## layer
module layer #(
    parameter DATA_WIDTH = 8,                  
    parameter INPUT_SIZE = 28,                  
    parameter KERNEL_SIZE = 3,                
    parameter POOL_SIZE = 2,                    
    parameter STRIDE = 1,                          
    parameter ACTIVATION_TYPE = 1'b1,        
    parameter POOL_TYPE = 1'b1                     
)(
    input clk, global_rst, ce,
    input [DATA_WIDTH-1:0] myInput,
    input [KERNEL_SIZE*KERNEL_SIZE*DATA_WIDTH-1:0] weight,
    input [DATA_WIDTH-1:0] bias,
    output [DATA_WIDTH-1:0] data_out,
    output valid_op, 
    output end_op
);
export LEC_CHECK = 0
export CAP_MARGIN = 20
export CELL_PAD_IN_SITES_DETAIL_PLACEMENT = 0
export CORE_MARGIN = 7
export CORE_UTILIZATION = 25
export CTS_CLUSTER_SIZE = 74
export PLACE_DENSITY_LB_ADDON = 0.14
export SETUP_SLACK_MARGIN = 0.85
export SLEW_MARGIN = 0
create_clock -name core_clock -period 5.71 [get_ports {clk}]
run.sh (not shown) runs the stock make flow with config.mk's settings and CLKGATE_MAP_FILE=.
Rerun with:
CELL_PAD_IN_SITES_DETAIL_PLACEMENT = unset   (was 0)
CORE_MARGIN = 2   (was 7)
CORE_UTILIZATION = 61   (was 25)
CTS_CLUSTER_SIZE = unset   (was 74)
PLACE_DENSITY_LB_ADDON = unset   (was 0.14)
SETUP_SLACK_MARGIN = unset   (was 0.85)
SLEW_MARGIN = 20   (was 0)
clock period = 4.49 ns   (was 5.71 ns; I/O delays follow)
=>
- die size is lower by 61%
- worst setup slack gets worse by 960 ps
- power rose by about 23%
- sequential cell count is unchanged
- final area falls by 2.4%
- non-clock buffer count increases by 123
- wire length came out lower by about 12%
- global-route usage grows by 14 points
- sequential share of layout area rises by 0.84 points
Rerun with:
ABC_AREA = 1   (was unset)
CORE_UTILIZATION = 72   (was 61)
CTS_CLUSTER_SIZE = 10   (was unset)
PLACE_DENSITY = 0.39   (was unset)
SETUP_SLACK_MARGIN = 0.32   (was unset)
clock period = 1.08 ns   (was 4.49 ns; I/O delays follow)
Effect: Now the flow died in global routing (DPL-0038); synthesized cell count rises by about 36%; die size shrinks by about 11%; area after synthesis goes up by 5.1%.
Rerun with:
CELL_PAD_IN_SITES_GLOBAL_PLACEMENT = 3   (was unset)
CORE_UTILIZATION = 52   (was 72)
CTS_CLUSTER_SIZE = 100   (was 10)
MAX_ROUTING_LAYER = met4   (was unset)
PLACE_DENSITY = unset   (was 0.39)
SETUP_SLACK_MARGIN = unset   (was 0.32)
clock period = 5.0 ns   (was 1.08 ns; I/O delays follow)
After rerunning: This time the run died in global placement without I/O with GPL-0301; die size is higher by 38%; synthesized area does not change; synthesized cell count is unchanged.
Rerun with:
CELL_PAD_IN_SITES_GLOBAL_PLACEMENT = unset   (was 3)
CORE_UTILIZATION = 72   (was 52)
CTS_CLUSTER_DIAMETER = 400   (was unset)
CTS_CLUSTER_SIZE = unset   (was 100)
MAX_ROUTING_LAYER = unset   (was met4)
clock period = 2.32 ns   (was 5.0 ns; I/O delays follow)
With this change the flow completed, yet does not pass: setup timing.
Die size came out lower by about 27%.
Area after synthesis is unchanged.
Synthesized cell count is unchanged.
Rerun with:
CTS_CLUSTER_SIZE = 10   (was unset)
PLACE_DENSITY_LB_ADDON = 0.08   (was unset)
SETUP_SLACK_MARGIN = -0.2   (was unset)
SLEW_MARGIN = 40   (was 20)
Result: The changed run reached the layout checks and failed them: setup timing; hold slack improves by 47 ps; clock-buffer cell count is lower by 20; total power is higher by 1.2%; via count is higher by 3.1%; first-iteration DRC count is higher by 23%; fmax is lower by 8.4%; setup slack degrades by 370 ps; synthesized area is unchanged; flip-flop count does not change.

---

Setup of run A:
layer again, from the RTL that the note above started with.
Settings: LEC_CHECK=0, ABC_AREA=0, CAP_MARGIN=20, CELL_PAD_IN_SITES_DETAIL_PLACEMENT=0, CELL_PAD_IN_SITES_GLOBAL_PLACEMENT=0, CORE_MARGIN=2, CORE_UTILIZATION=71, CTS_CLUSTER_SIZE=36, GPL_TIMING_DRIVEN=1, MAX_ROUTING_LAYER=met5, MIN_ROUTING_LAYER=met1, PLACE_DENSITY=0.65, SETUP_SLACK_MARGIN=0.13, SLEW_MARGIN=20; clock period 2.49 ns.
The layout from run A, despite a flow that completed every stage, fails the layout checks, with the failing checks listed as negative setup slack.
Relative to run A, the following input files were edited for run B:
# run A
export LEC_CHECK = 0
export ABC_AREA = 0
export CAP_MARGIN = 20
export CELL_PAD_IN_SITES_DETAIL_PLACEMENT = 0
export CELL_PAD_IN_SITES_GLOBAL_PLACEMENT = 0
export CORE_MARGIN = 2
export CORE_UTILIZATION = 71
export CTS_CLUSTER_SIZE = 36
export GPL_TIMING_DRIVEN = 1
export MAX_ROUTING_LAYER = met5
export MIN_ROUTING_LAYER = met1
export PLACE_DENSITY = 0.65
export SETUP_SLACK_MARGIN = 0.13
export SLEW_MARGIN = 20
create_clock -name core_clock -period 2.49 [get_ports {clk}]
# run B
export LEC_CHECK = 0
export ABC_AREA = 0
export CAP_MARGIN = 20
export CELL_PAD_IN_SITES_DETAIL_PLACEMENT = 0
export CELL_PAD_IN_SITES_GLOBAL_PLACEMENT = 0
export CORE_MARGIN = 2
export CORE_UTILIZATION = 66
export CTS_CLUSTER_SIZE = 36
export GPL_TIMING_DRIVEN = 1
export MAX_ROUTING_LAYER = met4
export MIN_ROUTING_LAYER = met1
export SETUP_SLACK_MARGIN = 1.48
export SLEW_MARGIN = 20
create_clock -name core_clock -period 5.5 [get_ports {clk}]
[summary]
- Across run A and run B, a clean result was obtained everywhere but in run A.
- Number of antenna cells inserted | run B below run A
- Run B vs run A: worst-case headroom to the max-slew limit up in run B
- Looking at wire length on met3, run B sits below run A.
- Non-clock buffer count ended up about 60% lower on run B than on run A.
- Die size: run B exceeds run A
- The final instance area number comes out lower for run B vs run A.
- Looking at register fraction of the total cell area across run B and run A, the one that comes out higher is run B.
- Run B against run A: met2 routed wirelength now sits lower; weighted congestion at the end of routability-driven global placement now sits higher.
#### Input delta (run C over run B)
# run B
export LEC_CHECK = 0
export ABC_AREA = 0
export CAP_MARGIN = 20
export CELL_PAD_IN_SITES_DETAIL_PLACEMENT = 0
export CELL_PAD_IN_SITES_GLOBAL_PLACEMENT = 0
export CORE_MARGIN = 2
export CORE_UTILIZATION = 66
export CTS_CLUSTER_SIZE = 36
export GPL_TIMING_DRIVEN = 1
export MAX_ROUTING_LAYER = met4
export MIN_ROUTING_LAYER = met1
export SETUP_SLACK_MARGIN = 1.48
export SLEW_MARGIN = 20
create_clock -name core_clock -period 5.5 [get_ports {clk}]
# run C
export LEC_CHECK = 0
export ABC_AREA = 0
export CAP_MARGIN = 20
export CELL_PAD_IN_SITES_DETAIL_PLACEMENT = 0
export CELL_PAD_IN_SITES_GLOBAL_PLACEMENT = 2
export CORE_ASPECT_RATIO = 1.88
export CORE_MARGIN = 6
export CORE_UTILIZATION = 21
export CTS_CLUSTER_SIZE = 36
export GPL_TIMING_DRIVEN = 1
export HOLD_SLACK_MARGIN = 0.3
export MAX_ROUTING_LAYER = met4
export MIN_ROUTING_LAYER = met1
export PLACE_DENSITY_LB_ADDON = 0.28
export SETUP_SLACK_MARGIN = 0.68
export SLEW_MARGIN = 25
export TNS_END_PERCENT = 30
create_clock -name core_clock -period 5.5 [get_ports {clk}]
==> comparison <==
conv.MAC[2].genblk1.genblk1.mac.data_out[7] as the end of the critical path was reported by run C, and conv.MAC[7].genblk1.mac.data_out[7] by run B. Run C: number of placement rows is 126 higher than what run B reported. Taking run B as the reference, in run C slew at the pin with the worst max-slew slack went down 0.014 ns; power density over cell area went down 4.8%. Total leakage power was higher in the run labelled run B. In run C, the total global-route track usage came out 18 points below the value in run B. Diff run B..run C | max-capacitance violation count | unchanged. In the tables for run B and run C, flip-flop and latch share of the layout cell area reads lower with run C.
Inputs modified between run C and run D:
# run C
export LEC_CHECK = 0
export ABC_AREA = 0
export CAP_MARGIN = 20
export CELL_PAD_IN_SITES_DETAIL_PLACEMENT = 0
export CELL_PAD_IN_SITES_GLOBAL_PLACEMENT = 2
export CORE_ASPECT_RATIO = 1.88
export CORE_MARGIN = 6
export CORE_UTILIZATION = 21
export CTS_CLUSTER_SIZE = 36
export GPL_TIMING_DRIVEN = 1
export HOLD_SLACK_MARGIN = 0.3
export MAX_ROUTING_LAYER = met4
export MIN_ROUTING_LAYER = met1
export PLACE_DENSITY_LB_ADDON = 0.28
export SETUP_SLACK_MARGIN = 0.68
export SLEW_MARGIN = 25
export TNS_END_PERCENT = 30
create_clock -name core_clock -period 5.5 [get_ports {clk}]
# run D
export LEC_CHECK = 0
export ABC_AREA = 0
export CAP_MARGIN = 20
export CELL_PAD_IN_SITES_GLOBAL_PLACEMENT = 2
export CORE_MARGIN = 2
export CORE_UTILIZATION = 52
export CTS_CLUSTER_SIZE = 100
export MAX_ROUTING_LAYER = met4
export SLEW_MARGIN = 20
create_clock -name core_clock -period 5.0 [get_ports {clk}]
==> comparison <==
- As far as total area of multi-input combinational cells is concerned, run D and run C perform about the same.
- [compare] base=run C new=run D: area growth from synthesis to final layout lower; worst path setup slack after routing shows a reduction of 0.45 ns; depth of the critical timing path with buffers and inverters included now sits higher; final cell count decreased about 20%.
- Run C ended up with fa_1 as its critical-path cell with the highest stage delay; run D ended up with clkdlybuf4s50_1.
- Compared to run C, the router laid down less metal wire for run D.
- Run D vs run C: number of buffers added by the clock tree synthesis step up by a few percent
- Delta(switching power as a share of total power, run D - run C) < 0
- Run D reports a lower cell area than run C does.
- As far as xor/xnor share of the synthesized area is concerned, run D and run C perform about the same.
- On combinational group share of total power: between run C and run D, it ends up lower for run C.
--- input diff run D..run E ---
# run D
export LEC_CHECK = 0
export ABC_AREA = 0
export CAP_MARGIN = 20
export CELL_PAD_IN_SITES_GLOBAL_PLACEMENT = 2
export CORE_MARGIN = 2
export CORE_UTILIZATION = 52
export CTS_CLUSTER_SIZE = 100
export MAX_ROUTING_LAYER = met4
export SLEW_MARGIN = 20
create_clock -name core_clock -period 5.0 [get_ports {clk}]
# run E
export LEC_CHECK = 0
export CAP_MARGIN = 20
export CORE_MARGIN = 2
export CORE_UTILIZATION = 72
export CTS_CLUSTER_DIAMETER = 359
export PLACE_DENSITY_LB_ADDON = 0.01
export SETUP_SLACK_MARGIN = -0.14
export SLEW_MARGIN = 20
create_clock -name core_clock -period 1.67 [get_ports {clk}]
--- outcome ---
Every stage of run E finished as expected; the final checks, on the other hand, flagged negative setup slack, which means the layout fails. Compared with run D, in run E global-route wire length before repair moved up, cell area moved up, wire length on met3 moved up, total number of cells along the worst setup path level, clock transition time at the flip-flop clock pins of the worst setup and hold paths level. In the metrics for run E and run D, the one carrying the higher final period utilization is run E. Area overhead of the layout relative to synthesis: run E vs run D up 19 points. The switching power total reported for run E is greater than that of run D by 0.018 W. A master of the slowest instance on the critical path of clkdlybuf4s50_1 is what run D shows, while a32oi_1 belongs to run E. On run E: number of buffer and inverter stages on the critical path is 2 lower than what run D gave.
### run E -> run F
# run E
export LEC_CHECK = 0
export CAP_MARGIN = 20
export CORE_MARGIN = 2
export CORE_UTILIZATION = 72
export CTS_CLUSTER_DIAMETER = 359
export PLACE_DENSITY_LB_ADDON = 0.01
export SETUP_SLACK_MARGIN = -0.14
export SLEW_MARGIN = 20
create_clock -name core_clock -period 1.67 [get_ports {clk}]
# run F
export LEC_CHECK = 0
export CAP_MARGIN = 20
export CORE_MARGIN = 2
export CORE_UTILIZATION = 40
export SLEW_MARGIN = 20
create_clock -name core_clock -period 4.49 [get_ports {clk}]
--- outcome ---
Run F reached the final stage; the timing, DRC and antenna checks on its layout passed.
Run F ends up with a non-clock buffer count that is 417 lower than in run E.
On chip area: between run F and run E, it ends up lower for run E.
Against run E, cell count after placement in run F rose by a few percent.
Run F and run E ended up with nearly the same area reported by Yosys stat.
The critical path capture point comes out conv.MAC[4].genblk1.mac.data_out[7] in one run and max_pooling.shift_register_inst.tmp[0][1] in the other, namely in run F and run E respectively.
Run F ended up with clkdlybuf4s50_1 as its library cell contributing the largest single delay on the critical path; run E ended up with a32oi_1.
Run F vs. run E: minimum setup slack after placement rose 2.10 ns, utilization fell 49 points, arrival time at the worst endpoint fell 0.62 ns.
Row area added between synthesis and finish: run F lower / run E higher
Power and IR drop assume default switching activity.
